## run.sh

```bash
#!/bin/bash
# the make line also repeats each setting of config.mk as NAME=value (left out here)
make -C /OpenROAD-flow-scripts/flow DESIGN_CONFIG=/design/flow/config.mk WORK_HOME=/design/flow/orfs CLKGATE_MAP_FILE= finish
```

## config.mk

```make
export PLATFORM = sky130hd
export DESIGN_NAME = SingleCycle_Top
export DESIGN_NICKNAME = SingleCycle_Top
export VERILOG_FILES = /design/flow/design.v
export SDC_FILE = /design/flow/constraint.sdc
export NUM_CORES = 4
export LEC_CHECK = 0
export ABC_AREA = 1
export CAP_MARGIN = 20
export CORE_MARGIN = 2
export CORE_UTILIZATION = 72
export CTS_CLUSTER_DIAMETER = 372
export CTS_CLUSTER_SIZE = 98
export SLEW_MARGIN = 20
```

## constraint.sdc

```tcl
create_clock -name core_clock -period 8.66 [get_ports {CLK}]
set_input_delay 1.7320 -clock core_clock [delete_from_list [all_inputs] [get_ports {CLK}]]
set_output_delay 1.7320 -clock core_clock [all_outputs]
set_load 0.01 [all_outputs]
```

## design.v

```verilog
package typedefs;
parameter NUM_OPS  = 32;
parameter WIDTH_OP = $clog2(NUM_OPS);
typedef enum logic[WIDTH_OP-1:0] {ALU_ADD , ALU_SUB , ALU_NOT , ALU_AND , ALU_OR , ALU_XOR , ALU_SLL , ALU_SRL , ALU_SLA , ALU_SRA , EQ , GRT , GTU , GTE , LTE , GEU , LEU, ALU_BSL} alu_opcode_t;
typedef enum logic[5:0] {
    ADD   = 6'b000000,
    SUB   = 6'b000001,
    NOT   = 6'b000010,
    AND   = 6'b000011,
    OR    = 6'b000100,
    XOR   = 6'b000101,
    SLL   = 6'b000110,
    SRL   = 6'b000111,
    SRA   = 6'b001000,
    ADDI  = 6'b001001,
    LUI   = 6'b001010,
    ANDI  = 6'b001011,
    ORI   = 6'b001100,
    XORI  = 6'b001101,
    BEQ   = 6'b001110,
    BNE   = 6'b001111,
    BLT   = 6'b010000,
    BGT   = 6'b010001,
    BGE   = 6'b010010,
    BLE   = 6'b010011,
    BLTU  = 6'b010100,
    BGTU  = 6'b010101,
    BGEU  = 6'b010110,
    BLEU  = 6'b010111,
    JAL   = 6'b011000,
    LW    = 6'b011001,
    SW    = 6'b011010,
    LAD   = 6'b011011,
    LOA   = 6'b011100
} opcode_t;
endpackage
module Mux2x1
( 
  input  [15:0] a   ,
  input  [15:0] b   ,
  input  sel ,
  output [15:0] out 
);
logic [15:0] aux;
assign out = aux;
always_comb begin
        aux = (sel == 1'b1) ? b : a;
end
endmodule
module Reg
#(
    parameter WIDTH = 16
)
(
    input  [WIDTH-1:0]  in,
    input               clk,
    input               rst,
    output [WIDTH-1:0]  out
);
logic [WIDTH-1:0] aux;
assign out = aux;
always_ff @(posedge clk or negedge rst) begin
    if (!rst) begin
        aux <= '0;
    end
    else begin
        aux <= in;
    end
end
endmodule
module RegFile
#(
    parameter WIDTH = 16,
    parameter DEPTH = 32,
    parameter ADDR_SIZE = $clog2(DEPTH)
)
(
    input  [ADDR_SIZE-1:0] a1,
    input  [ADDR_SIZE-1:0] a2,
    input  [WIDTH-1:0]     wdata,
    input                  we,
    input                  clk,
    input                  rst,
    output [WIDTH-1:0]     rd1,
    output [WIDTH-1:0]     rd2
);
logic [WIDTH-1:0] file [DEPTH-1:0];  
logic [WIDTH-1:0] out1, out2;
assign rd1 = out1;
assign rd2 = out2;
always_comb begin
	out1 = file[a1];
	out2 = file[a2];
end
always_ff @(negedge clk or negedge rst) begin
    if (!rst) begin
        integer i;
        for (i = 0; i < DEPTH; i = i + 1) begin
            file[i] <= '0;
        end
    end else if (we) begin
        file[a2] <= wdata;
    end
end
endmodule
import typedefs::*;
module ALU
#(
    parameter WIDTH    = 16
)
(
    input  [WIDTH-1:0]    a     ,
    input  [WIDTH-1:0]    b     ,
    input  typedefs::alu_opcode_t       opcode,
    output [WIDTH-1:0]    out   ,
    output                comp
);
logic [WIDTH-1:0] aux_out;
logic             aux_comp;
assign out = aux_out;
assign comp = aux_comp;
always_comb begin
    case (opcode)
        ALU_ADD : begin
            aux_out = (a + b);
            aux_comp = '0;
        end
        ALU_SUB : begin
            aux_out = (a - b);
            aux_comp = '0;
        end
        ALU_NOT : begin
            aux_out = ~a;
            aux_comp = '0;
        end
        ALU_AND : begin
            aux_out = (a & b);
            aux_comp = '0;
        end
        ALU_OR  : begin
            aux_out = (a | b);
            aux_comp = '0;
        end
        ALU_XOR : begin
            aux_out = (a ^ b);
            aux_comp = '0;
        end
        ALU_SLL : begin
            aux_out = (a << b);
            aux_comp = '0;
        end
        ALU_SRL : begin
            aux_out = (a >> b);
            aux_comp = '0;
        end
        ALU_SLA : begin
            aux_out = (a <<< b);
            aux_comp = '0;
        end
        ALU_SRA : begin
            aux_out = (a >>> b);
            aux_comp = '0;
        end
        EQ  : begin
            aux_out = '0;
            aux_comp = (signed'(a) == signed'(b)) ? '1 : '0;
        end
        GRT : begin
            aux_out = '0;
            aux_comp = (signed'(a) > signed'(b)) ? '1 : '0;
        end
        GTU : begin
            aux_out = '0;
            aux_comp = (a > b) ? '1 : '0;
        end
        GTE : begin
            aux_out = '0;
            aux_comp = (signed'(a) >= signed'(b)) ? '1 : '0;
        end
        LTE : begin
            aux_out = '0;
            aux_comp = (signed'(a) <= signed'(b)) ? '1 : '0;
        end
        GEU : begin
            aux_out = '0;
            aux_comp = (a >= b) ? '1 : '0;
        end
        LEU : begin
            aux_out = '0;
            aux_comp = (a <= b) ? '1 : '0;
        end
		  ALU_BSL : begin		 
            aux_out = (b << 8);
            aux_comp = '0;
        end
        default : begin
            aux_out = '0;
            aux_comp = '0;
        end
    endcase
end
endmodule
import typedefs::*;
module Controller
(
    input  logic        clk       ,
    input  typedefs::opcode_t     op        ,
    input  logic        comp      ,
    output logic        sel_PC    ,
    output logic        sum_imm   ,
    output logic        store_pc  ,
    output logic        reg_we    ,
    output logic        alu_imm   ,
    output typedefs::alu_opcode_t alu_ctrl  ,
    output logic        alu_bypass,
	 output logic			alu_feedback_in,
    output logic        mem_we    ,
    output logic        mem_bypass
);
always_comb begin
    case(op)
        ADD  : begin
            sel_PC     = '0;
            sum_imm    = '0;
            store_pc   = '0;
            reg_we     = '0;
            alu_imm    = '0;
            alu_ctrl   = ALU_ADD;
            alu_bypass = '0;
				alu_feedback_in = '0;
            mem_we     = '0;
            mem_bypass = '0;        
        end
        SUB  : begin
            sel_PC     = '0;
            sum_imm    = '0;
            store_pc   = '0;
            reg_we     = '0;
            alu_imm    = '0;
            alu_ctrl   = ALU_SUB;
            alu_bypass = '0;
				alu_feedback_in = '0;
            mem_we     = '0;
            mem_bypass = '0;        
        end
        NOT : begin
            sel_PC     = '0;
            sum_imm    = '0;
            store_pc   = '0;
            reg_we     = '0;
            alu_imm    = '0;
            alu_ctrl   = ALU_NOT;
            alu_bypass = '0;
				alu_feedback_in = '0;
            mem_we     = '0;
            mem_bypass = '0;        
        end
        AND  : begin
            sel_PC     = '0;
            sum_imm    = '0;
            store_pc   = '0;
            reg_we     = '0;
            alu_imm    = '0;
            alu_ctrl   = ALU_AND;
            alu_bypass = '0;
				alu_feedback_in = '0;
            mem_we     = '0;
            mem_bypass = '0;        
        end
        OR   : begin
            sel_PC     = '0;
            sum_imm    = '0;
            store_pc   = '0;
            reg_we     = '0;
            alu_imm    = '0;
            alu_ctrl   = ALU_OR;
            alu_bypass = '0;
				alu_feedback_in = '0;
            mem_we     = '0;
            mem_bypass = '0;        
        end
        XOR  : begin
            sel_PC     = '0;
            sum_imm    = '0;
            store_pc   = '0;
            reg_we     = '0;
            alu_imm    = '0;
            alu_ctrl   = ALU_XOR;
            alu_bypass = '0;
				alu_feedback_in = '0;
            mem_we     = '0;
            mem_bypass = '0;        
        end
        SLL  : begin
            sel_PC     = '0;
            sum_imm    = '0;
            store_pc   = '0;
            reg_we     = '0;
            alu_imm    = '0;
            alu_ctrl   = ALU_SLL;
            alu_bypass = '0;
				alu_feedback_in = '0;
            mem_we     = '0;
            mem_bypass = '0;        
        end
        SRL  : begin
            sel_PC     = '0;
            sum_imm    = '0;
            store_pc   = '0;
            reg_we     = '0;
            alu_imm    = '0;
            alu_ctrl   = ALU_SRL;
            alu_bypass = '0;
				alu_feedback_in = '0;
            mem_we     = '0;
            mem_bypass = '0;        
        end
        SRA  : begin
            sel_PC     = '0;
            sum_imm    = '0;
            store_pc   = '0;
            reg_we     = '0;
            alu_imm    = '0;
            alu_ctrl   = ALU_SRA;
            alu_bypass = '0;
				alu_feedback_in = '0;
            mem_we     = '0;
            mem_bypass = '0;        
        end
        ADDI : begin
            sel_PC     = '0;
            sum_imm    = '0;
            store_pc   = '0;
            reg_we     = '0;
            alu_imm    = '1;
            alu_ctrl   = ALU_ADD;
            alu_bypass = '0;
				alu_feedback_in = '1;
            mem_we     = '0;
            mem_bypass = '0;        
        end
        LUI  : begin
            sel_PC     = '0;
            sum_imm    = '0;
            store_pc   = '0;
            reg_we     = '0;
            alu_imm    = '1;
            alu_ctrl   = ALU_BSL;
            alu_bypass = '0;
				alu_feedback_in = '0;
            mem_we     = '0;
            mem_bypass = '0;        
        end
        ANDI : begin
            sel_PC     = '0;
            sum_imm    = '0;
            store_pc   = '0;
            reg_we     = '0;
            alu_imm    = '1;
            alu_ctrl   = ALU_AND;
            alu_bypass = '0;
				alu_feedback_in = '1;
            mem_we     = '0;
            mem_bypass = '0;        
        end
        ORI  : begin
            sel_PC     = '0;
            sum_imm    = '0;
            store_pc   = '0;
            reg_we     = '0;
            alu_imm    = '1;
            alu_ctrl   = ALU_OR;
            alu_bypass = '0;
				alu_feedback_in = '1;
            mem_we     = '0;
            mem_bypass = '0;        
        end
        XORI : begin
            sel_PC     = '0;
            sum_imm    = '0;
            store_pc   = '0;
            reg_we     = '0;
            alu_imm    = '1;
            alu_ctrl   = ALU_XOR;
            alu_bypass = '0;
				alu_feedback_in = '1;
            mem_we     = '0;
            mem_bypass = '0;        
        end
        BEQ  : begin
            sel_PC     = '0;
            if(comp == '1) 
                sum_imm = '1;
            else
                sum_imm = '0;
            store_pc   = '0;
            reg_we     = '0;
            alu_imm    = '0;
            alu_ctrl   = EQ;
				alu_feedback_in = '0;
            alu_bypass = '0;
            mem_we     = '0;
            mem_bypass = '0;
        end
        BNE  : begin
            sel_PC     = '0;
            if(comp == '0) 
                sum_imm = '1;
            else
                sum_imm = '0;
            store_pc   = '0;
            reg_we     = '0;
            alu_imm    = '0;
            alu_ctrl   = EQ;
				alu_feedback_in = '0;
            alu_bypass = '0;
            mem_we     = '0;
            mem_bypass = '0;
        end
        BGT  : begin
            sel_PC     = '0;
            if(comp == '1) 
                sum_imm = '1;
            else
                sum_imm = '0;
            store_pc   = '0;
            reg_we     = '0;
            alu_imm    = '0;
            alu_ctrl   = GRT;
				alu_feedback_in = '0;
            alu_bypass = '0;
            mem_we     = '0;
            mem_bypass = '0;
        end
        BLT  : begin
            sel_PC     = '0;
            if(comp == '0) 
                sum_imm = '1;
            else
                sum_imm = '0;
            store_pc   = '0;
            reg_we     = '0;
            alu_imm    = '0;
            alu_ctrl   = GRT;
				alu_feedback_in = '0;
            alu_bypass = '0;
            mem_we     = '0;
            mem_bypass = '0;
        end
        BGE  : begin
            sel_PC     = '0;
            if(comp == '1) 
                sum_imm = '1;
            else
                sum_imm = '0;
            store_pc   = '0;
            reg_we     = '0;
            alu_imm    = '0;
            alu_ctrl   = GTE;
				alu_feedback_in = '0;
            alu_bypass = '0;
            mem_we     = '0;
            mem_bypass = '0;
        end
        BLE : begin
            sel_PC     = '0;
            if(comp == '1) 
                sum_imm = '1;
            else
                sum_imm = '0;
            store_pc   = '0;
            reg_we     = '0;
            alu_imm    = '0;
            alu_ctrl   = LTE;
				alu_feedback_in = '0;
            alu_bypass = '0;
            mem_we     = '0;
            mem_bypass = '0;
        end
        BGTU : begin
            sel_PC     = '0;
            if(comp == '1) 
                sum_imm = '1;
            else
                sum_imm = '0;
            store_pc   = '0;
            reg_we     = '0;
            alu_imm    = '0;
            alu_ctrl   = GTU;
				alu_feedback_in = '0;
            alu_bypass = '0;
            mem_we     = '0;
            mem_bypass = '0;
        end
        BLTU : begin
            sel_PC     = '0;
            if(comp == '0) 
                sum_imm = '1;
            else
                sum_imm = '0;
            store_pc   = '0;
            reg_we     = '0;
            alu_imm    = '0;
            alu_ctrl   = GTU;
				alu_feedback_in = '0;
            alu_bypass = '0;
            mem_we     = '0;
            mem_bypass = '0;
        end
        BGEU : begin
            sel_PC     = '0;
            if(comp == '1) 
                sum_imm = '1;
            else
                sum_imm = '0;
            store_pc   = '0;
            reg_we     = '0;
            alu_imm    = '0;
            alu_ctrl   = GEU;
				alu_feedback_in = '0;
            alu_bypass = '0;
            mem_we     = '0;
            mem_bypass = '0;
        end
        BLEU : begin
            sel_PC     = '0;
            if(comp == '1) 
                sum_imm = '1;
            else
                sum_imm = '0;
            store_pc   = '0;
            reg_we     = '0;
            alu_imm    = '0;
            alu_ctrl   = LEU;
				alu_feedback_in = '0;
            alu_bypass = '0;
            mem_we     = '0;
            mem_bypass = '0;
        end
        JAL  : begin
            sel_PC     = '1;
            sum_imm    = '0;
            store_pc   = '1;
            reg_we     = '1;
            alu_imm    = '0;
            alu_ctrl   = ALU_ADD;
            alu_bypass = '0;
				alu_feedback_in = '0;
            mem_we     = '0;
            mem_bypass = '0;
        end
        LW   : begin
            sel_PC     = '0;
            sum_imm    = '0;
            store_pc   = '0;
            reg_we     = '1;
            alu_imm    = '0;
            alu_ctrl   = ALU_ADD;
            alu_bypass = '0;
				alu_feedback_in = '0;
            mem_we     = '0;
            mem_bypass = '0;
        end
        SW   : begin
            sel_PC     = '0;
            sum_imm    = '0;
            store_pc   = '0;
            reg_we     = '0;
            alu_imm    = '0;
            alu_ctrl   = ALU_ADD;
            alu_bypass = '0;
				alu_feedback_in = '0;
            mem_we     = '1;
            mem_bypass = '0;
        end
        LAD  : begin
            sel_PC     = '0;
            sum_imm    = '0;
            store_pc   = '0;
            reg_we     = '1;
            alu_imm    = '0;
            alu_ctrl   = ALU_ADD;
            alu_bypass = '0;
				alu_feedback_in = '0;
            mem_we     = '0;
            mem_bypass = '1;
        end
        LOA  : begin
            sel_PC     = '0;
            sum_imm    = '0;
            store_pc   = '0;
            reg_we     = '0;
            alu_imm    = '0;
            alu_ctrl   = ALU_ADD;
            alu_bypass = '1;
				alu_feedback_in = '0;
            mem_we     = '0;
            mem_bypass = '0;
        end
        default : begin
            sel_PC     = '0;
            sum_imm    = '0;
            store_pc   = '0;
            reg_we     = '0;
            alu_imm    = '0;
            alu_ctrl   = ALU_ADD;
            alu_bypass = '0;
				alu_feedback_in = '0;
            mem_we     = '0;
            mem_bypass = '0;
        end
    endcase
end
endmodule
import typedefs::*;
module SingleCycle_Top
(
	input				CLK	,
	input				RST	,
	output [9:0]	IMEM_ADDR	,
	input	 [15:0]	IMEM_RDATA	,
	output [9:0]	DMEM_ADDR	,
	output [15:0]	DMEM_WDATA	,
	output			DMEM_WE		,
	input	 [15:0]	DMEM_RDATA
);
	wire [15:0] sel_pc_out;
	wire [15:0] pc_out;
	wire [15:0] im_out;
	wire [15:0] alu_in;
	wire [15:0] rd1;
	wire [15:0] rd2;
	wire [15:0] alu_imm_out;
	wire [15:0] alu_out;
	wire [15:0] alu_bypass_out;
	wire [15:0] aux_out;
	wire [15:0] mem_out;
	wire [15:0] mem_bypass_out;
	wire [15:0] store_pc_out;
	wire [15:0] sum_imm_out;
	wire               comp;
	wire               sel_pc;    
	wire               sum_imm;   
	wire               store_pc;  
	wire               reg_we;    
	wire               alu_imm;   
	typedefs::alu_opcode_t alu_ctrl;  
	wire               alu_bypass;
	wire					 alu_feedback_in;
	wire               mem_we;    
	wire               mem_bypass;
	Controller control_block(
		.clk(CLK), 
		.op(typedefs::opcode_t'(im_out[15:10])), 
		.comp(comp), 
		.sel_PC(sel_pc), 
		.sum_imm(sum_imm), 
		.store_pc(store_pc), 
		.reg_we(reg_we), 
		.alu_imm(alu_imm), 
		.alu_ctrl(alu_ctrl), 
		.alu_bypass(alu_bypass),
		.alu_feedback_in(alu_feedback_in),
		.mem_we(mem_we), 
		.mem_bypass(mem_bypass)
	);
	Mux2x1 feedback_mux(
		.a(rd1), 
		.b(aux_out), 
		.sel(alu_feedback_in), 
		.out(alu_in)
	);
	Mux2x1 pc_mux(
		.a(pc_out + sum_imm_out), 
		.b(aux_out), 
		.sel(sel_pc), 
		.out(sel_pc_out)
	);
	Mux2x1 sum_imm_mux(
		.a(16'h1), 
		.b(aux_out), 
		.sel(sum_imm), 
		.out(sum_imm_out)
	);
	Reg pc(
		.in(sel_pc_out), 
		.clk(CLK),
		.rst(RST), 
		.out(pc_out)
	);
	assign IMEM_ADDR = pc_out[9:0];
	assign im_out    = IMEM_RDATA;
	RegFile reg_file(
		.a1(im_out[9:5]), 
		.a2(im_out[4:0]), 
		.wdata(store_pc_out), 
		.we(reg_we), 
		.clk(CLK),
		.rst(RST),
		.rd1(rd1), 
		.rd2(rd2)
	);
	Mux2x1 alu_imm_mux(
		.a(rd2), 
		.b({8'h0, im_out[7:0]}), 
		.sel(alu_imm), 
		.out(alu_imm_out)
	);
	ALU my_alu(
		.a(alu_in), 
		.b(alu_imm_out), 
		.opcode(alu_ctrl), 
		.out(alu_out), 
		.comp(comp)
	);
	Mux2x1 alu_bypass_mux(
		.a(alu_out), 
		.b(alu_imm_out), 
		.sel(alu_bypass), 
		.out(alu_bypass_out)
	);
	Reg aux(
		.in(alu_bypass_out), 
		.clk(CLK), 
		.rst(RST),
		.out(aux_out)
	);
	assign DMEM_ADDR  = aux_out[9:0];
	assign DMEM_WDATA = rd2;
	assign DMEM_WE    = mem_we;
	assign mem_out    = DMEM_RDATA;
	Mux2x1 mem_bypass_mux(
		.a(mem_out), 
		.b(aux_out), 
		.sel(mem_bypass), 
		.out(mem_bypass_out)
	);
	Mux2x1 store_pc_mux(
		.a(mem_bypass_out), 
		.b(pc_out), 
		.sel(store_pc), 
		.out(store_pc_out)
	);
endmodule
```

==> Flow_metrics.wiki, run 1 <==
== Implementation results ==
{| class="wikitable"
! Metric !! Value
|-
| Fp_density || 73.21%
|-
| Count of buffers from port buffering || 70
|-
| Horizontal die dimension || 219.1 µm
|-
| Post-synthesis simple-gate area fraction || between 30% and 40%
|-
| Number of enable-type register cells in the synthesized netlist || 0
|-
| All-layer global routing usage || 84.42%
|-
| YS chip area || around 0.033 mm²
|-
| Top logic family || simple AND/OR/NAND/NOR gates
|-
| GRT Residual Overflow || 185
|-
| Xor and xnor area share after synthesis || 0.4209%
|-
| Routability Congestion || 1.352
|-
| Post-synth top cells || nand2_1, o21ai_0, dfrtn_1, inv_1, nand3_1
|-
| DP Area || 0.04026 mm²
|-
| Post-synth design cell area || 0.03330 mm²
|-
| Number of instances in the synthesized netlist || 4805
|-
| Flops after synth || 544
|-
| Number of CTS-inserted buffers || 9
|-
| Clk root buf || clkbuf_16
|-
| Number of buffers on the longest clock path || 3
|-
| Number of placement rows || 78
|-
| Synthesized area per cell || 6.930 µm²
|-
| Main area contributors after synthesis || dfrtn_1, nand2_1, o21ai_0
|-
| Number of distinct library cells after synthesis || 51
|-
| Synth async-reset ratio || 100.0%
|-
| Num ports || about 71
|-
| Synth Area in Adders || under 10%
|-
| Seq/Total Area, Yosys || slightly above 40%
|-
| Multiplexer share of the synthesized area || 0%
|-
| # clock sinks || 544
|-
| Largest area contributor in the netlist || dfrtn_1
|-
| Yosys synthesis warning count || 6
|-
| Tool error || [ERROR GRT-0232] Routing congestion too high. Check the congestion heatmap in the GUI.
|-
| Dpl hpwl || 118100 µm
|-
| Floorplan die height || 219.1 µm
|-
| Step where the flow halted || global routing
|-
| Syn nets || 4905
|-
| Full die area || 0.04798 mm²
|-
| Leading register cell type out of synthesis || dfrtn_1
|-
| Cell count in the Yosys report || between 4000 and 5000
|-
| Number of buffers inserted by hold repair at cts || 0
|-
| Area share of the largest cell type after synthesis || 38.48%
|-
| # H-tree levels || 1
|-
| Floorplan Core Area || 0.04548 mm²
|-
| Compound Share, Synth || 16.79%
|-
| Leading cell type by number of instances after synthesis || nand2_1
|-
| Outcome || aborted with a tool error
|}
==> repair_timing <==
item,CTS
setup endpoints to repair,29
buffers inserted,48
resized,100
endpoints found under the hold margin,0
pin swaps,63
==> routing by layer <==
layer	GRT overflow	GRT usage [%]
met5	2	43.85
met4	78	78.83
met3	9	74.47
met2	95	95.22
met1	1	87.48
==> metrics by stage <==
stage | util, % | cells | worst slack, ps | setup TNS, ps
2_1_floorplan | - | 4805 | -1166 | -7895
4_1_cts | 90.46 | 6022 | -1263 | -12200
3_5_place_dp | 88.53 | 5973 | -1833 | -22510
3_3_place_gp | 88.53 | 5973 | -1570 | -17280
==> inputs of run 2 (changes only) <==
Settings changed: ABC_AREA 1 to 0, CELL_PAD_IN_SITES_GLOBAL_PLACEMENT set to 1, CORE_ASPECT_RATIO set to 1.62, CORE_MARGIN 2 to 6, CORE_UTILIZATION 72 to 37, CTS_CLUSTER_DIAMETER 372 to not set, CTS_CLUSTER_SIZE 98 to not set, PLACE_DENSITY_LB_ADDON set to 0.12.
Clock period 8.66 ns to 10.1 ns, I/O delays scaled along.
==> run 2 against run 1 <==
  * Now fails the layout checks on setup timing
  * Die area up 110%
  * Area after synthesis up 1.2%
  * Synthesized cell count down 15%
==> Flow_metrics.wiki, run 2 <==
=== Synthesis and place and route ===
{| class="wikitable"
! Metric !! Value
|-
| Worst-Margin Slew || 1200 ps
|-
| Power per unit of standard cell area || 140.3 mW/mm²
|-
| Via/cell ratio || around 6.4
|-
| Net switching power || 0.002023 W
|-
| Internal power consumption || 0.004157 W
|-
| Terminus of the critical flop-to-flop path || pc.aux[14]$_DFF_PN0_
|-
| Leading register cell type out of synthesis || dfrtn_1
|-
| Largest net degree at the start of global routing || around 100
|-
| # clock sinks || 544 (unchanged)
|-
| Yosys synthesis warning count || 6 (unchanged)
|-
| Setup repair after global routing missed its margin || true
|-
| DRT Pass-1 Iters || 6
|-
| TritonCTS clock tree || yes
|-
| Floorplan die height || 396.2 µm (+81%)
|-
| Clock network power share || 38.7%
|-
| Seq/Total Area, Yosys || 40.38% (-0.50 points)
|-
| Post-synth top cells || nand2_1, o21ai_0, dfrtn_1, nand3_1, clkbuf_1
|-
| Number of distinct library cells after synthesis || 114 (+120%)
|-
| Xor and xnor area share after synthesis || 0.3118% (-0.11 points)
|-
| Static Leak || 20.08 nW
|-
| Hold Crit Depth || 2
|-
| Worst Path Required || around 11000 ps
|-
| Nets || 4783
|-
| Overall routed net length || 219400 µm
|-
| Worst Setup SP || reg_file.file[10][1]$_DFFE_NN0P_
|-
| Syn nets || 4195 (-14%)
|-
| Endpoint of the worst hold path || reg_file.file[17][0]$_DFFE_NN0P_
|-
| Part of the total power dissipated in combinational logic || around 22%
|-
| First-pass GRT wire length || 301900 µm
|-
| Startpoint class of the critical path || flop
|-
| Top power group || registers
|-
| CP delay by family, top || AND-OR/OR-AND gates
|-
| Min-delay worst type || flop to flop
|-
| Leading cell type by number of instances after synthesis || nand2_1
|-
| Multiplexer share of the synthesized area || 2.606% (+2.6 points)
|-
| Max Cap Violations || 0
|-
| Share of power burned in registers || roughly two fifths
|-
| Final-report setup violation count || 15
|-
| Number of buffers on the longest clock path || 3 (unchanged)
|-
| Flops after synth || 544 (unchanged)
|-
| Number of CTS-inserted buffers || 59 (+50)
|-
| Main area contributors after synthesis || dfrtn_1, o21ai_0, nand2_1
|-
| Largest area contributor in the netlist || dfrtn_1
|-
| Floorplan Core Area || 0.09004 mm² (+98%)
|-
| Area share of the largest cell type after synthesis || 38.01% (-0.47 points)
|-
| Net switching fraction of the power || 32.73%
|-
| Fp_density || 37.44% (-36 points)
|-
| Post-DRT Antenna Nets || 0
|-
| Outcome || failed layout checks
|-
| Number of logic stages on the critical path including buffering || 32
|-
| Full die area || 0.09871 mm² (+110%)
|-
| # H-tree levels || 2 (+1)
|-
| Clock-net power || 0.00239 W
|-
| FF-to-FF Start || reg_file.file[10][1]$_DFFE_NN0P_
|-
| Compound Share, Synth || 22.17% (+5.4 points)
|-
| Hold wc startpoint || reg_file.file[17][0]$_DFFE_NN0P_
|-
| Relative max-transition margin || 19.81%
|-
| Layout-stage area growth over the synthesis result || 30.65%
|-
| Layout check failures || setup timing
|-
| Count of buffers from port buffering || 70 (unchanged)
|-
| Via total after detailed routing || 38346
|-
| Drt wl/cell || 36.87 µm
|-
| Crit path max-delay cell type || dfrtn_1
|-
| Worst endpoint data arrival time || 12230 ps
|-
| DP Area || 0.04149 mm² (+3.0%)
|-
| GRT Residual Overflow || 0
|-
| Routability Congestion || 1.048 (-22%)
|-
| Tool warnings || about 65
|-
| Final setup margin || -1557 ps
|-
| Worst R2R Setup Slack || -1560 ps
|-
| Number of instances in the synthesized netlist || 4095 (-15%)
|-
| FF-to-FF path depth || 32
|-
| Clock transition at path regs || ~60 ps
|-
| CP bufs+invs || 2
|-
| Tot Pwr || 0.006180 W
|-
| Number of enable-type register cells in the synthesized netlist || 0 (unchanged)
|-
| Synthesized area per cell || 8.232 µm² (+19%)
|-
| IR Drop Worst-Case VDD || 0.0001435 V
|-
| Dpl hpwl || 160000 µm (+36%)
|-
| Number of buffers inserted by hold repair at cts || 0 (unchanged)
|-
| Remaining routing DRC violations || 0
|-
| Final hold viol count || 0
|-
| Number of placement rows || 140 (+79%)
|-
| DR iter-0 viols || between 4000 and 5000
|-
| Post-synth design cell area || 0.03371 mm² (+1.2%)
|-
| Filler cells || 9116
|-
| Horizontal die dimension || 249.2 µm (+14%)
|-
| Post-synthesis simple-gate area fraction || 25.62% (-5.5 points)
|-
| Synth async-reset ratio || 100.0% (unchanged)
|-
| YS chip area || 0.03371 mm² (+1.2%)
|-
| Critical path class || flop to flop
|-
| Cell count in the Yosys report || 4095 (-15%)
|-
| Type of destination of the critical path || flop
|-
| Num ports || 71 (unchanged)
|-
| Crit-path max FO || 4
|-
| Power attributed to sequential cells || 0.00244 W
|-
| Slowest Stage Delay on Critical Path || a little over 400 ps
|-
| Via count of the first global-routing pass || between 30000 and 40000
|-
| Antenna violations before repair || 10
|-
| Synth Area in Adders || 2.516% (-0.031 points)
|-
| Top logic family || simple AND/OR/NAND/NOR gates
|-
| Post-layout instance area || 0.04404 mm²
|-
| Setup clock skew after layout || 66.73 ps
|-
| Clk root buf || clkbuf_16
|-
| Power in combinational cells || 0.00135 W
|-
| CP endpoint || pc.aux[14]$_DFF_PN0_
|-
| Later-pin clock latency in the skew report || around 680 ps
|-
| Number of max-slew violations in the final report || 0
|-
| All-layer global routing usage || 42.78%
|}
run 2: layer usage:
layer,vias up,GRT usage [%],wire length (µm)
met5,-,0,57
met3,998,8.932,17670
met4,8,41.55,28070
li1,16187,-,-
met2,2345,69.25,99440
met1,18808,45.91,74130
run 2: final cells by class:
class                   count  area, µm²  share of cell area [%]
repair buffers            928       7934                   18.01
flip-flops and latches    544      13610                   30.91
clock buffers              85       1767                   4.011
multi-input cells        3080      18630                   42.30
clock inverters            27      301.5                  0.6846
inverters                  70      267.8                  0.6079
well taps                1207       1510                   3.429
diodes                      8      20.02                 0.04545
run 2: repair_timing:
action / in CTS / in global routing
setup buffers: 9 / 9
resized: 40 / 45
pin swaps: 26 / 14
setup endpoints to repair: 20 / 25
run 2: per-stage QoR:
step | hold slack, ps | utilization, % | setup WS [ps] | setup TNS (ps) | std cells
finish | 433.0 | 48.92 | -1557 | -14320 | 5949
global route | 459.9 | 48.90 | -1876 | -18250 | 5942
CTS | 431.4 | 48.60 | -1676 | -14800 | 5932
detailed placement | 431.5 | 46.08 | -2026 | -19130 | 5812
global placement | 421.5 | 46.08 | -2129 | -19790 | 5812
floorplan | 410.4 | - | -1469 | -9584 | 4095
==> inputs of run 3 (changes only) <==
Settings changed: ABC_AREA 0 to 1, CAP_MARGIN 20 to 40, CELL_PAD_IN_SITES_GLOBAL_PLACEMENT 1 to not set, CORE_ASPECT_RATIO 1.62 to 1.73, CORE_MARGIN 6 to 9, CORE_UTILIZATION 37 to 58, CTS_CLUSTER_DIAMETER set to 311, CTS_CLUSTER_SIZE set to 98, HOLD_SLACK_MARGIN set to 0.04, PLACE_DENSITY_LB_ADDON 0.12 to not set, TNS_END_PERCENT set to 35.
Clock period 10.1 ns to 21.2 ns, I/O delays scaled along.
==> run 3 against run 2 <==
  * The run now fails in global routing
  * Area after synthesis down 1.2%
  * Die area down 32%
  * Synthesized cell count up 17%
==> Flow_metrics.wiki, run 3 <==
== Implementation results ==
{| class="wikitable"
! Metric !! Value
|-
| Full die area || 0.06668 mm² (-32%)
|-
| Routability Congestion || 1.170 (+12%)
|-
| Cell count in the Yosys report || 4805 (+17%)
|-
| Number of buffers inserted by hold repair at cts || 0 (unchanged)
|-
| Largest area contributor in the netlist || dfrtn_1
|-
| Horizontal die dimension || 200.2 µm (-20%)
|-
| Number of placement rows || 115 (-18%)
|-
| Xor and xnor area share after synthesis || 0.4209% (+0.11 points)
|-
| Post-synthesis simple-gate area fraction || 31.16% (+5.5 points)
|-
| # clock sinks || 544 (unchanged)
|-
| Floorplan Core Area || 0.05684 mm² (-37%)
|-
| Post-synth design cell area || 0.03330 mm² (-1.2%)
|-
| Count of buffers from port buffering || 70 (unchanged)
|-
| Number of enable-type register cells in the synthesized netlist || 0 (unchanged)
|-
| Yosys synthesis warning count || 6 (unchanged)
|-
| Seq/Total Area, Yosys || 40.88% (+0.50 points)
|-
| Multiplexer share of the synthesized area || 0% (-2.6 points)
|-
| Post-synth top cells || nand2_1, o21ai_0, dfrtn_1, inv_1, nand3_1
|-
| All-layer global routing usage || 62.31%
|-
| Area share of the largest cell type after synthesis || 38.48% (+0.47 points)
|-
| Syn nets || 4905 (+17%)
|-
| Outcome || aborted with a tool error
|-
| Number of instances in the placed design || 5471 (-5.9%)
|-
| Post-CTS Setup Bufs || 0 (-9)
|-
| Leading register cell type out of synthesis || dfrtn_1
|-
| Number of CTS-inserted buffers || 9 (-85%)
|-
| # H-tree levels || 1 (-1)
|-
| Step where the flow halted || global routing
|-
| Floorplan die height || 333.1 µm (-16%)
|-
| Number of buffers on the longest clock path || 3 (unchanged)
|-
| Synth Area in Adders || 2.548% (+0.031 points)
|-
| Flops after synth || 544 (unchanged)
|-
| Number of distinct library cells after synthesis || 51 (-55%)
|-
| Tool error || [ERROR GRT-0116] Global routing finished with congestion. Check the congestion regions in the DRC Viewer.
|-
| YS chip area || 0.03330 mm² (-1.2%)
|-
| Num ports || 71 (unchanged)
|-
| Fp_density || 58.58% (+21 points)
|-
| Synthesized area per cell || 6.930 µm² (-16%)
|-
| Synth async-reset ratio || 100.0% (unchanged)
|-
| Leading cell type by number of instances after synthesis || nand2_1
|-
| Main area contributors after synthesis || dfrtn_1, nand2_1, o21ai_0
|-
| # resized after CTS || 0 (-100%)
|-
| Compound Share, Synth || 16.79% (-5.4 points)
|-
| Number of instances in the synthesized netlist || 4805 (+17%)
|-
| Top logic family || simple AND/OR/NAND/NOR gates
|-
| Dpl hpwl || 138000 µm (-14%)
|-
| DP Area || 0.03521 mm² (-15%)
|-
| Clk root buf || clkbuf_16
|-
| GRT Residual Overflow || 106
|}
[run 3: metal layers]
metal  global-route usage (%)  overflow
met5                    10.01         0
met4                    68.46        47
met3                    37.66         0
met2                    85.91        59
met1                    59.91         0
[run 3: through the flow]
stage	total power, W	util (%)	hold slack [ps]	setup WS [ps]
2_1_floorplan	0.001413	-	413.5	4460
3_3_place_gp	0.001611	61.03	426.1	2436
3_5_place_dp	0.001623	61.95	432.6	2628
4_1_cts	0.001996	62.41	440.6	2665
==> inputs of run 4 (changes only) <==
Settings changed: CORE_MARGIN 9 to 2, CORE_UTILIZATION 58 to 50, CTS_CLUSTER_DIAMETER 311 to not set, SETUP_SLACK_MARGIN set to 5.0, TNS_END_PERCENT 35 to 95.
Clock period 21.2 ns to 19.9 ns, I/O delays scaled along.
==> run 4 against run 3 <==
  * Area after synthesis unchanged
  * Synthesized cell count unchanged
  * The flow again stops in global routing
  * Die area increased by 3.1%
==> Flow_metrics.wiki, run 4 <==
== Implementation results ==
{| class="wikitable"
! Metric !! Value
|-
| Flops after synth || 544 (unchanged)
|-
| Number of CTS-inserted buffers || 53 (+44)
|-
| Post-synth design cell area || 0.03330 mm² (unchanged)
|-
| Fp_density || 50.50% (-8.1 points)
|-
| Xor and xnor area share after synthesis || 0.4209% (unchanged)
|-
| Clk root buf || clkbuf_16
|-
| # clock sinks || 544 (unchanged)
|-
| Step where the flow halted || global routing
|-
| GRT Residual Overflow || 2124
|-
| Number of distinct library cells after synthesis || 51 (unchanged)
|-
| Leading register cell type out of synthesis || dfrtn_1
|-
| Post-synthesis simple-gate area fraction || 31.16% (unchanged)
|-
| Top logic family || simple AND/OR/NAND/NOR gates
|-
| Number of enable-type register cells in the synthesized netlist || 0 (unchanged)
|-
| Syn nets || 4905 (unchanged)
|-
| Main area contributors after synthesis || dfrtn_1, nand2_1, o21ai_0
|-
| Cell count in the Yosys report || 4805 (unchanged)
|-
| Count of buffers from port buffering || 70 (unchanged)
|-
| Num ports || 71 (unchanged)
|-
| Compound Share, Synth || 16.79% (unchanged)
|-
| Horizontal die dimension || 200.2 µm (about the same)
|-
| Leading cell type by number of instances after synthesis || nand2_1
|-
| Synthesized area per cell || 6.930 µm² (unchanged)
|-
| Synth async-reset ratio || 100.0% (unchanged)
|-
| Number of instances in the synthesized netlist || 4805 (unchanged)
|-
| Multiplexer share of the synthesized area || 0% (unchanged)
|-
| All-layer global routing usage || 84.27%
|-
| Area share of the largest cell type after synthesis || 38.48% (unchanged)
|-
| Number of buffers inserted by hold repair at cts || 0 (unchanged)
|-
| # H-tree levels || 2 (+1)
|-
| Dpl hpwl || 146700 µm (+6.3%)
|-
| Routability Congestion || 1.124 (-3.9%)
|-
| Floorplan die height || 343.4 µm (+3.1%)
|-
| Largest area contributor in the netlist || dfrtn_1
|-
| YS chip area || 0.03330 mm² (unchanged)
|-
| Post-synth top cells || nand2_1, o21ai_0, dfrtn_1, inv_1, nand3_1
|-
| Number of placement rows || 124 (+7.8%)
|-
| Outcome || aborted with a tool error
|-
| Seq/Total Area, Yosys || 40.88% (unchanged)
|-
| Tool error || [ERROR GRT-0116] Global routing finished with congestion. Check the congestion regions in the DRC Viewer.
|-
| DP Area || 0.03542 mm² (+0.60%)
|-
| Full die area || 0.06875 mm² (+3.1%)
|-
| Floorplan Core Area || 0.06594 mm² (+16%)
|-
| Synth Area in Adders || 2.548% (unchanged)
|-
| Number of buffers on the longest clock path || 3 (unchanged)
|-
| Yosys synthesis warning count || 6 (unchanged)
|}
==> run 4: through the flow <==
step | setup slack [ps] | std cells | util (%)
floorplan | 4453 | 4805 | -
global placement | 2101 | 5562 | 53.22
detailed placement | 2331 | 5586 | 53.72
CTS | 3743 | 5958 | 67.66
==> run 4: layer usage <==
layer	track usage [%]	GRT overflow
met1	81.01	27
met5	27.82	9
met2	104.9	1381
met3	65.84	49
met4	91.25	658
==> run 4: repair_timing <==
item                                    in CTS
pin swaps                                  172
gates cloned                                57
endpoints found under the setup margin     552
setup buffers                              219
resized                                   1191
==> inputs of run 5 (changes only) <==
Settings changed: CAP_MARGIN 40 to 10, CORE_UTILIZATION 50 to 72, CTS_CLUSTER_DIAMETER set to 44, CTS_CLUSTER_SIZE 98 to 17, HOLD_SLACK_MARGIN 0.04 to 0.29, MAX_ROUTING_LAYER set to met4, PLACE_DENSITY set to 0.68, SETUP_SLACK_MARGIN 5.0 to 3.31, SLEW_MARGIN 20 to 5, TNS_END_PERCENT 95 to 100.
Clock period 19.9 ns to 11.6 ns, I/O delays scaled along.
==> run 5 against run 4 <==
  * The flow again stops in global routing
  * Synthesized cell count unchanged
  * Die area decreased by 30%
  * Area after synthesis unchanged
==> Flow_metrics.wiki, run 5 <==
== Implementation results ==
{| class="wikitable"
! Metric !! Value
|-
| YS chip area || 0.03330 mm² (unchanged)
|-
| Number of enable-type register cells in the synthesized netlist || 0 (unchanged)
|-
| Fp_density || 72.99% (+22 points)
|-
| Largest area contributor in the netlist || dfrtn_1
|-
| Top logic family || simple AND/OR/NAND/NOR gates
|-
| Num ports || 71 (unchanged)
|-
| Multiplexer share of the synthesized area || 0% (unchanged)
|-
| Flops after synth || 544 (unchanged)
|-
| Xor and xnor area share after synthesis || 0.4209% (unchanged)
|-
| Routability Congestion || 1.438 (+28%)
|-
| Syn nets || 4905 (unchanged)
|-
| Number of CTS-inserted buffers || 49 (-7.5%)
|-
| # H-tree levels || 2 (unchanged)
|-
| Number of placement rows || 103 (-17%)
|-
| Post-synthesis simple-gate area fraction || 31.16% (unchanged)
|-
| Horizontal die dimension || 167.5 µm (-16%)
|-
| Leading cell type by number of instances after synthesis || nand2_1
|-
| Yosys synthesis warning count || 6 (unchanged)
|-
| GRT Residual Overflow || roughly 1800
|-
| All-layer global routing usage || 86.28%
|-
| Full die area || 0.04805 mm² (-30%)
|-
| Floorplan Core Area || 0.04562 mm² (-31%)
|-
| Leading register cell type out of synthesis || dfrtn_1
|-
| Dpl hpwl || 120900 µm (-18%)
|-
| Outcome || aborted with a tool error
|-
| Seq/Total Area, Yosys || 40.88% (unchanged)
|-
| Area share of the largest cell type after synthesis || 38.48% (unchanged)
|-
| DP Area || 0.03637 mm² (+2.7%)
|-
| Synth Area in Adders || 2.548% (unchanged)
|-
| Compound Share, Synth || 16.79% (unchanged)
|-
| Synth async-reset ratio || 100.0% (unchanged)
|-
| Clk root buf || clkbuf_16
|-
| Synthesized area per cell || 6.930 µm² (unchanged)
|-
| Number of distinct library cells after synthesis || 51 (unchanged)
|-
| Setup slack after placement || -309.3 ps (-2640 ps)
|-
| Cell count in the Yosys report || 4805 (unchanged)
|-
| Post-synth top cells || nand2_1, o21ai_0, dfrtn_1, inv_1, nand3_1
|-
| Number of buffers on the longest clock path || 3 (unchanged)
|-
| Step where the flow halted || global routing
|-
| Number of buffers inserted by hold repair at cts || 0 (unchanged)
|-
| Floorplan die height || 286.9 µm (-16%)
|-
| # clock sinks || 544 (unchanged)
|-
| Main area contributors after synthesis || dfrtn_1, nand2_1, o21ai_0
|-
| Number of instances in the synthesized netlist || 4805 (unchanged)
|-
| Tool error || [ERROR GRT-0116] Global routing finished with congestion. Check the congestion regions in the DRC Viewer.
|-
| Number of instances in the placed design || 5486 (-1.8%)
|-
| Count of buffers from port buffering || 70 (unchanged)
|-
| Post-synth design cell area || 0.03330 mm² (unchanged)
|}
## run 5: per-layer routing
metal | overflow | track usage (%)
met3 | 51 | 63.19
met5 | - | -
met1 | 37 | 82.18
met2 | 1264 | 107.7
met4 | 408 | 87.50
## run 5: metrics by stage
step	power, W	util, %
floorplan	0.002601	-
global placement	0.002987	79.73
detailed placement	0.003008	79.73
CTS	0.004855	85.97
## run 5: timing repair
action | in CTS
pin swaps | 114
cloned | 2
endpoints found under the hold margin | 0
buffers inserted | 52
gates resized | 274
endpoints found under the setup margin | 983
==> inputs of run 6 (changes only) <==
Settings changed: ABC_AREA 1 to 0, CAP_MARGIN 10 to 40, CORE_UTILIZATION 72 to 45, CTS_CLUSTER_DIAMETER 44 to not set, CTS_CLUSTER_SIZE 17 to 98, HOLD_SLACK_MARGIN 0.29 to 0.04, MAX_ROUTING_LAYER met4 to not set, PLACE_DENSITY 0.68 to not set, SETUP_SLACK_MARGIN 3.31 to not set, SLEW_MARGIN 5 to 20, TNS_END_PERCENT 100 to 95.
Clock period 11.6 ns to 8.99 ns, I/O delays scaled along.
==> run 6 against run 5 <==
  * Now fails the layout checks on setup timing
  * Synthesized cell count fell by 15%
  * Area after synthesis rose by 1.2%
  * Die area rose by 61%
==> Flow_metrics.wiki, run 6 <==
=== Synthesis and place and route ===
{| class="wikitable"
! Metric !! Value
|-
| Compound Share, Synth || 22.17% (+5.4 points)
|-
| Horizontal die dimension || 212.1 µm (+27%)
|-
| Count of buffers from port buffering || 70 (unchanged)
|-
| Largest area contributor in the netlist || dfrtn_1
|-
| CP endpoint || pc.aux[14]$_DFF_PN0_
|-
| Startpoint class of the critical path || flop
|-
| All-layer global routing usage || about three fifths
|-
| Power in combinational cells || 0.00171 W
|-
| Worst-Margin Slew || 983.6 ps
|-
| Overall routed net length || 222900 µm
|-
| Critical path class || flop to flop
|-
| Number of max-slew violations in the final report || 0
|-
| Clock transition at path regs || ~70 ps
|-
| Multiplexer share of the synthesized area || 2.606% (+2.6 points)
|-
| Antenna violations before repair || 19
|-
| Layout check failures || setup timing
|-
| Hold wc startpoint || reg_file.file[31][13]$_DFFE_NN0P_
|-
| Power per unit of standard cell area || roughly 150 mW/mm²
|-
| FF-to-FF path depth || 31
|-
| Worst Setup SP || reg_file.file[3][12]$_DFFE_NN0P_
|-
| Top power group || registers
|-
| YS chip area || 0.03371 mm² (+1.2%)
|-
| Post-synthesis simple-gate area fraction || 25.62% (-5.5 points)
|-
| Final hold viol count || 0
|-
| Number of placement rows || 132 (+28%)
|-
| Power attributed to sequential cells || ~0.0028 W
|-
| Synth Area in Adders || 2.516% (-0.031 points)
|-
| Slowest Stage Delay on Critical Path || 620 ps
|-
| Net switching power || 0.002318 W
|-
| Post-synth design cell area || 0.03371 mm² (+1.2%)
|-
| Setup clock skew after layout || 58.82 ps
|-
| TritonCTS clock tree || yes
|-
| CP delay by family, top || AND-OR/OR-AND gates
|-
| Part of the total power dissipated in combinational logic || approximately 25%
|-
| Clk root buf || clkbuf_16
|-
| Hold Crit Depth || 2
|-
| Worst slack on hold paths || approximately 440 ps
|-
| FF-to-FF Start || reg_file.file[3][12]$_DFFE_NN0P_
|-
| Nets || 5096
|-
| Full die area || 0.07720 mm² (+61%)
|-
| Via count of the first global-routing pass || 40969
|-
| Layout-stage area growth over the synthesis result || 40.26%
|-
| Number of instances in the synthesized netlist || 4095 (-15%)
|-
| Later-pin clock latency in the skew report || 700 ps
|-
| Number of buffers on the longest clock path || 3 (unchanged)
|-
| Seq/Total Area, Yosys || 40.38% (-0.50 points)
|-
| Worst R2R Setup Slack || -2240 ps
|-
| Dpl hpwl || 159100 µm (+32%)
|-
| Final-report setup violation count || 23
|-
| Xor and xnor area share after synthesis || 0.3118% (-0.11 points)
|-
| Post-synth top cells || nand2_1, o21ai_0, dfrtn_1, nand3_1, clkbuf_1
|-
| Fp_density || 45.26% (-28 points)
|-
| Clock-net power || between 0.002 and 0.003 W
|-
| Remaining routing DRC violations || 0
|-
| Terminus of the critical flop-to-flop path || pc.aux[14]$_DFF_PN0_
|-
| Number of logic stages on the critical path including buffering || 31
|-
| Floorplan Core Area || 0.07449 mm² (+63%)
|-
| Worst endpoint data arrival time || 11830 ps
|-
| Synthesized area per cell || 8.232 µm² (+19%)
|-
| Crit path max-delay cell type || or4_4
|-
| Yosys synthesis warning count || 6 (unchanged)
|-
| Synth async-reset ratio || 100.0% (unchanged)
|-
| First-pass GRT wire length || 314400 µm
|-
| Max Cap Violations || 0
|-
| # clock sinks || 544 (unchanged)
|-
| Post-DRT Antenna Nets || 0
|-
| Floorplan die height || 364 µm (+27%)
|-
| Setup repair after global routing missed its margin || true
|-
| Syn nets || 4195 (-14%)
|-
| Min-delay worst type || flop to flop
|-
| Drt wl/cell || 36.75 µm
|-
| Final setup margin || -2240 ps
|-
| Main area contributors after synthesis || dfrtn_1, o21ai_0, nand2_1
|-
| GRT Residual Overflow || 0
|-
| Cell count in the Yosys report || 4095 (-15%)
|-
| DR iter-0 viols || around 6700
|-
| Static Leak || 22.02 nW
|-
| # H-tree levels || 2 (unchanged)
|-
| Number of instances in the placed design || 5902 (+7.6%)
|-
| Relative max-transition margin || 34.43%
|-
| Flops after synth || 544 (unchanged)
|-
| Type of destination of the critical path || flop
|-
| Leading register cell type out of synthesis || dfrtn_1
|-
| Leading cell type by number of instances after synthesis || nand2_1
|-
| Non-filler cells, final || 6064
|-
| Largest net degree at the start of global routing || about 76
|-
| Routability Congestion || 1.126 (-22%)
|-
| Number of CTS-inserted buffers || 54 (+10%)
|-
| CP bufs+invs || 2
|-
| IR Drop Worst-Case VDD || 0.0001724 V
|-
| Num ports || 71 (unchanged)
|-
| Tool warnings || 61
|-
| Outcome || failed layout checks
|-
| Area share of the largest cell type after synthesis || 38.01% (-0.47 points)
|-
| Internal power consumption || 0.004659 W
|-
| Crit-path max FO || 4
|-
| Number of distinct library cells after synthesis || 114 (+120%)
|-
| Share of power burned in registers || 39.6%
|-
| Net switching fraction of the power || approximately a third
|-
| DRT Pass-1 Iters || 10
|-
| Number of enable-type register cells in the synthesized netlist || 0 (unchanged)
|-
| Via total after detailed routing || 42098
|-
| Via/cell ratio || 6.942
|-
| Worst Path Required || 9590 ps
|-
| Clock network power share || a little over a third
|-
| Top logic family || simple AND/OR/NAND/NOR gates
|-
| Endpoint of the worst hold path || reg_file.file[31][13]$_DFFE_NN0P_
|}
[run 6: cell type report]
| class | count | area, µm² |
|---|---|---|
| clock buffers | 77 | 1569 |
| flip-flops and latches | 544 | 13610 |
| fillers | 6610 | 27200 |
| diodes | 17 | 42.54 |
| inverters | 70 | 267.8 |
| repair buffers | 1246 | 10950 |
| multi-input cells | 3080 | 19300 |
| well taps | 1005 | 1257 |
| clock inverters | 25 | 285.3 |
[run 6: what timing repair did]
item                                    CTS  global route
pin swaps                                68            60
hold buffers                              0             0
resized                                 174           112
gates cloned                              0             1
endpoints found under the setup margin   42            41
buffers inserted                         50            13
[run 6: layer usage]
| metal | part of all wire [%] | GRT usage (%) | vias to the layer above | wire length, µm |
|---|---|---|---|---|
| met5 | 0.071 | 5.109 | - | 158 |
| met4 | 14 | 61.02 | 14 | 31820 |
| met3 | 14 | 29.78 | 1711 | 30670 |
| met2 | 41 | 84.28 | 3681 | 92460 |
| met1 | 30 | 58.96 | 19851 | 67750 |
| li1 | - | - | 16841 | - |
[run 6: stage by stage]
step	TNS (ps)	setup slack, ps	total power, W	instance area [µm²]	util [%]
detailed placement	-39080	-2968	0.004258	43920	58.97
global placement	-37150	-2893	0.004249	43900	58.94
finish	-27730	-2240	0.006976	47280	63.48
CTS	-26310	-2189	0.006759	46650	62.62
global route	-31410	-2531	0.007113	47250	63.43
floorplan	-18250	-2024	0.003347	33830	-
==> inputs of run 7 (changes only) <==
Settings changed: ABC_AREA 0 to 1, CAP_MARGIN 40 to 20, CORE_ASPECT_RATIO 1.73 to not set, CORE_UTILIZATION 45 to 72, CTS_CLUSTER_DIAMETER set to 372, CTS_CLUSTER_SIZE 98 to 45, HOLD_SLACK_MARGIN 0.04 to not set, PLACE_DENSITY_LB_ADDON set to 0.04, SETUP_SLACK_MARGIN set to 2.83, TNS_END_PERCENT 95 to not set.
Clock period 8.99 ns to 10.0 ns, I/O delays scaled along.
==> run 7 against run 6 <==
  * The run now fails in global routing
  * Area after synthesis decreased by 1.2%
  * Die area decreased by 38%
  * Synthesized cell count increased by 17%
==> Flow_metrics.wiki, run 7 <==
== Implementation results ==
{| class="wikitable"
! Metric !! Value
|-
| Compound Share, Synth || 16.79% (-5.4 points)
|-
| Number of distinct library cells after synthesis || 51 (-55%)
|-
| Yosys synthesis warning count || 6 (unchanged)
|-
| Cell count in the Yosys report || 4805 (+17%)
|-
| DP Area || 0.03851 mm² (-12%)
|-
| # clock sinks || 544 (unchanged)
|-
| Xor and xnor area share after synthesis || 0.4209% (+0.11 points)
|-
| Synth Area in Adders || 2.548% (+0.031 points)
|-
| Full die area || 0.04798 mm² (-38%)
|-
| Routability Congestion || 1.244 (+11%)
|-
| Area share of the largest cell type after synthesis || 38.48% (+0.47 points)
|-
| Horizontal die dimension || 219.1 µm (+3.3%)
|-
| # H-tree levels || 1 (-1)
|-
| Number of buffers on the longest clock path || 3 (unchanged)
|-
| Count of buffers from port buffering || 70 (unchanged)
|-
| Num ports || 71 (unchanged)
|-
| YS chip area || 0.03330 mm² (-1.2%)
|-
| Flops after synth || 544 (unchanged)
|-
| Leading cell type by number of instances after synthesis || nand2_1
|-
| Main area contributors after synthesis || dfrtn_1, nand2_1, o21ai_0
|-
| All-layer global routing usage || between 80% and 90%
|-
| Post-synth design cell area || 0.03330 mm² (-1.2%)
|-
| Post-synthesis simple-gate area fraction || 31.16% (+5.5 points)
|-
| Tool error || [ERROR GRT-0232] Routing congestion too high. Check the congestion heatmap in the GUI.
|-
| Floorplan die height || 219.1 µm (-40%)
|-
| Number of CTS-inserted buffers || 16 (-70%)
|-
| Multiplexer share of the synthesized area || 0% (-2.6 points)
|-
| Number of buffers inserted by hold repair at cts || 0 (unchanged)
|-
| Largest area contributor in the netlist || dfrtn_1
|-
| GRT Residual Overflow || 86
|-
| Syn nets || 4905 (+17%)
|-
| Synth async-reset ratio || 100.0% (unchanged)
|-
| Post-synth top cells || nand2_1, o21ai_0, dfrtn_1, inv_1, nand3_1
|-
| Top logic family || simple AND/OR/NAND/NOR gates
|-
| Synthesized area per cell || 6.930 µm² (-16%)
|-
| Outcome || aborted with a tool error
|-
| Number of placement rows || 78 (-41%)
|-
| Fp_density || 73.21% (+28 points)
|-
| Number of instances in the synthesized netlist || 4805 (+17%)
|-
| Clk root buf || clkbuf_16
|-
| Floorplan Core Area || 0.04548 mm² (-39%)
|-
| Number of enable-type register cells in the synthesized netlist || 0 (unchanged)
|-
| Seq/Total Area, Yosys || 40.88% (+0.50 points)
|-
| Dpl hpwl || 111600 µm (-30%)
|-
| Leading register cell type out of synthesis || dfrtn_1
|-
| Step where the flow halted || global routing
|}
==> run 7: per-layer routing <==
layer	overflow	track usage [%]
met2	41	92.69
met4	41	76.19
met5	1	46.77
met1	0	84.01
met3	3	71.35
==> run 7: what timing repair did <==
action / in CTS
buffers inserted: 62
gates resized: 366
gates cloned: 4
endpoints found under the setup margin: 961
pin swaps: 98
==> run 7: metrics by stage <==
step                      utilization, %  total power (W)  worst slack, ps  setup TNS, ps  instances
after detailed placement           84.68         0.003543            -1138          -6749       5795
after global placement             84.68         0.003508           -843.5          -4697       5795
after CTS                          88.89         0.004610           -657.9          -4638       5882
after floorplan                        -         0.003020           -496.1          -1632       4805
==> inputs of run 8 (changes only) <==
Settings changed: CAP_MARGIN 20 to 35, CELL_PAD_IN_SITES_DETAIL_PLACEMENT set to 1, CELL_PAD_IN_SITES_GLOBAL_PLACEMENT set to 1, CORE_ASPECT_RATIO set to 1.22, CORE_MARGIN 2 to 6, CORE_UTILIZATION 72 to 40, CTS_CLUSTER_DIAMETER 372 to not set, CTS_CLUSTER_SIZE 45 to 49, GPL_ROUTABILITY_DRIVEN set to 0, HOLD_SLACK_MARGIN set to 0.29, MAX_ROUTING_LAYER set to met4, MIN_ROUTING_LAYER set to met2, PLACE_DENSITY_LB_ADDON 0.04 to 0.26, SETUP_SLACK_MARGIN 2.83 to 0.19, SLEW_MARGIN 20 to 25, TNS_END_PERCENT set to 50.
Clock period 10.0 ns to 11.2 ns, I/O delays scaled along.
==> run 8 against run 7 <==
  * The run again fails in global routing
  * Synthesized cell count stayed put
  * Area after synthesis unchanged
  * Die area is 88% higher
==> Flow_metrics.wiki, run 8 <==
== Implementation results ==
{| class="wikitable"
! Metric !! Value
|-
| Fp_density || 40.53% (-33 points)
|-
| Area share of the largest cell type after synthesis || 38.48% (unchanged)
|-
| Count of buffers from port buffering || 70 (unchanged)
|-
| Full die area || 0.09034 mm² (+88%)
|-
| Post-synth top cells || nand2_1, o21ai_0, dfrtn_1, inv_1, nand3_1
|-
| Main area contributors after synthesis || dfrtn_1, nand2_1, o21ai_0
|-
| Largest area contributor in the netlist || dfrtn_1
|-
| Clk root buf || clkbuf_16
|-
| Post-synthesis simple-gate area fraction || 31.16% (unchanged)
|-
| Number of instances in the synthesized netlist || 4805 (unchanged)
|-
| Multiplexer share of the synthesized area || 0% (unchanged)
|-
| Top logic family || simple AND/OR/NAND/NOR gates
|-
| Yosys synthesis warning count || 6 (unchanged)
|-
| Compound Share, Synth || 16.79% (unchanged)
|-
| YS chip area || 0.03330 mm² (unchanged)
|-
| Number of buffers on the longest clock path || 3 (unchanged)
|-
| Number of distinct library cells after synthesis || 51 (unchanged)
|-
| Step where the flow halted || global routing
|-
| Synth Area in Adders || 2.548% (unchanged)
|-
| Cell count in the Yosys report || 4805 (unchanged)
|-
| Number of buffers inserted by hold repair at cts || 0 (unchanged)
|-
| Leading cell type by number of instances after synthesis || nand2_1
|-
| Seq/Total Area, Yosys || 40.88% (unchanged)
|-
| Number of enable-type register cells in the synthesized netlist || 0 (unchanged)
|-
| # clock sinks || 544 (unchanged)
|-
| Floorplan die height || 330.7 µm (+51%)
|-
| Synthesized area per cell || 6.930 µm² (unchanged)
|-
| Xor and xnor area share after synthesis || 0.4209% (unchanged)
|-
| Number of CTS-inserted buffers || 68 (+52)
|-
| Flops after synth || 544 (unchanged)
|-
| Number of placement rows || 116 (+49%)
|-
| Synth async-reset ratio || 100.0% (unchanged)
|-
| Syn nets || 4905 (unchanged)
|-
| Outcome || aborted with a tool error
|-
| # H-tree levels || 3 (+2)
|-
| Floorplan Core Area || 0.08215 mm² (+81%)
|-
| GRT Residual Overflow || between 100 and 150
|-
| Num ports || 71 (unchanged)
|-
| Horizontal die dimension || 273.2 µm (+25%)
|-
| Dpl hpwl || 135900 µm (+22%)
|-
| Post-synth design cell area || 0.03330 mm² (unchanged)
|-
| Tool error || [ERROR GRT-0116] Global routing finished with congestion. Check the congestion regions in the DRC Viewer.
|-
| Leading register cell type out of synthesis || dfrtn_1
|-
| All-layer global routing usage || 73.88%
|}
## run 8: metal layers
layer | GRT overflow | global-route usage, %
met4 | 10 | 58.11
met2 | 6 | 76.80
met3 | 114 | 80.39
met5 | - | -
met1 | - | -
## run 8: stage by stage
step           total power, W  hold WS, ps  cells  setup WS [ps]  area, µm²
2_1_floorplan        0.002690        413.5   4805          96.47      33400
3_3_place_gp         0.003186        426.1   6231         -393.9      38960
3_5_place_dp         0.003219        433.1   6238         -648.0      39050
4_1_cts              0.005568        434.3   6406         -28.71      41920
## run 8: timing repair
action | 4_1_cts
endpoints found under the hold margin | 0
pin swaps | 49
gates resized | 72
buffers inserted | 44
gates cloned | 0
endpoints found under the setup margin | 10
==> inputs of run 9 (changes only) <==
Settings changed: ABC_AREA 1 to 0, CAP_MARGIN 35 to 40, CELL_PAD_IN_SITES_DETAIL_PLACEMENT 1 to not set, CELL_PAD_IN_SITES_GLOBAL_PLACEMENT 1 to not set, CORE_ASPECT_RATIO 1.22 to 1.73, CORE_MARGIN 6 to 2, CORE_UTILIZATION 40 to 72, CTS_CLUSTER_DIAMETER set to 372, CTS_CLUSTER_SIZE 49 to 35, GPL_ROUTABILITY_DRIVEN 0 to not set, HOLD_SLACK_MARGIN 0.29 to 0.04, MIN_ROUTING_LAYER met2 to not set, PLACE_DENSITY_LB_ADDON 0.26 to not set, SETUP_SLACK_MARGIN 0.19 to 2.98, SLEW_MARGIN 25 to 20, TNS_END_PERCENT 50 to 5.
Clock period 11.2 ns to 11.9 ns, I/O delays scaled along.
==> run 9 against run 8 <==
  * The flow again stops in global routing
  * Area after synthesis up 1.2%
  * Synthesized cell count is 15% lower
  * Die area fell by 46%
==> Flow_metrics.wiki, run 9 <==
== Implementation results ==
{| class="wikitable"
! Metric !! Value
|-
| Outcome || aborted with a tool error
|-
| Step where the flow halted || global routing
|-
| Tool error || [ERROR GRT-0116] Global routing finished with congestion. Check the congestion regions in the DRC Viewer.
|-
| Routability Congestion || 1.346
|-
| Full die area || 0.04863 mm² (-46%)
|-
| Cell count in the Yosys report || 4095 (-15%)
|-
| GRT Residual Overflow || about 600
|-
| Synthesized area per cell || 8.232 µm² (+19%)
|-
| Floorplan die height || 288.6 µm (-13%)
|-
| Dpl hpwl || 120000 µm (-12%)
|-
| Horizontal die dimension || 168.5 µm (-38%)
|-
| Main area contributors after synthesis || dfrtn_1, o21ai_0, nand2_1
|-
| Leading register cell type out of synthesis || dfrtn_1
|-
| YS chip area || 0.03371 mm² (+1.2%)
|-
| # H-tree levels || 1 (-2)
|-
| Fp_density || 72.77% (+32 points)
|-
| Flops after synth || 544 (unchanged)
|-
| Seq/Total Area, Yosys || 40.38% (-0.50 points)
|-
| Count of buffers from port buffering || 70 (unchanged)
|-
| Post-synth design cell area || 0.03371 mm² (+1.2%)
|-
| Multiplexer share of the synthesized area || 2.606% (+2.6 points)
|-
| Number of buffers inserted by hold repair at cts || 0 (unchanged)
|-
| Top logic family || simple AND/OR/NAND/NOR gates
|-
| Synth Area in Adders || 2.516% (-0.031 points)
|-
| Synth async-reset ratio || 100.0% (unchanged)
|-
| Number of distinct library cells after synthesis || 114 (+120%)
|-
| Clk root buf || clkbuf_16
|-
| Post-synthesis simple-gate area fraction || 25.62% (-5.5 points)
|-
| # clock sinks || 544 (unchanged)
|-
| Number of CTS-inserted buffers || 19 (-72%)
|-
| DP Area || 0.03884 mm² (-0.54%)
|-
| Compound Share, Synth || 22.17% (+5.4 points)
|-
| Post-synth top cells || nand2_1, o21ai_0, dfrtn_1, nand3_1, clkbuf_1
|-
| Area share of the largest cell type after synthesis || 38.01% (-0.47 points)
|-
| Number of buffers on the longest clock path || 3 (unchanged)
|-
| Num ports || 71 (unchanged)
|-
| Number of instances in the placed design || 5012 (-20%)
|-
| Xor and xnor area share after synthesis || 0.3118% (-0.11 points)
|-
| All-layer global routing usage || 86.98%
|-
| Largest area contributor in the netlist || dfrtn_1
|-
| Number of instances in the synthesized netlist || 4095 (-15%)
|-
| Yosys synthesis warning count || 6 (unchanged)
|-
| Number of placement rows || 104 (-10%)
|-
| Syn nets || 4195 (-14%)
|-
| Leading cell type by number of instances after synthesis || nand2_1
|-
| Floorplan Core Area || 0.04632 mm² (-44%)
|-
| Number of enable-type register cells in the synthesized netlist || 0 (unchanged)
|}
## run 9: per-stage QoR
step / setup TNS, ps / setup WS (ps)
3_3_place_gp: -3108 / -825.4
4_1_cts: -5089 / -851.4
3_5_place_dp: -5631 / -1124
2_1_floorplan: -1120 / -568.6
## run 9: per-layer routing
layer	GRT usage [%]	overflow
met4	86.79	199
met1	85.43	25
met3	73.14	47
met2	99.20	337
met5	-	-
## run 9: repair_timing
| item | in CTS |
|---|---|
| pin swaps | 88 |
| setup buffers | 50 |
| setup endpoints to repair | 560 |
| gates resized | 217 |
No activity file was given, so power comes from the tool's default toggle rates.
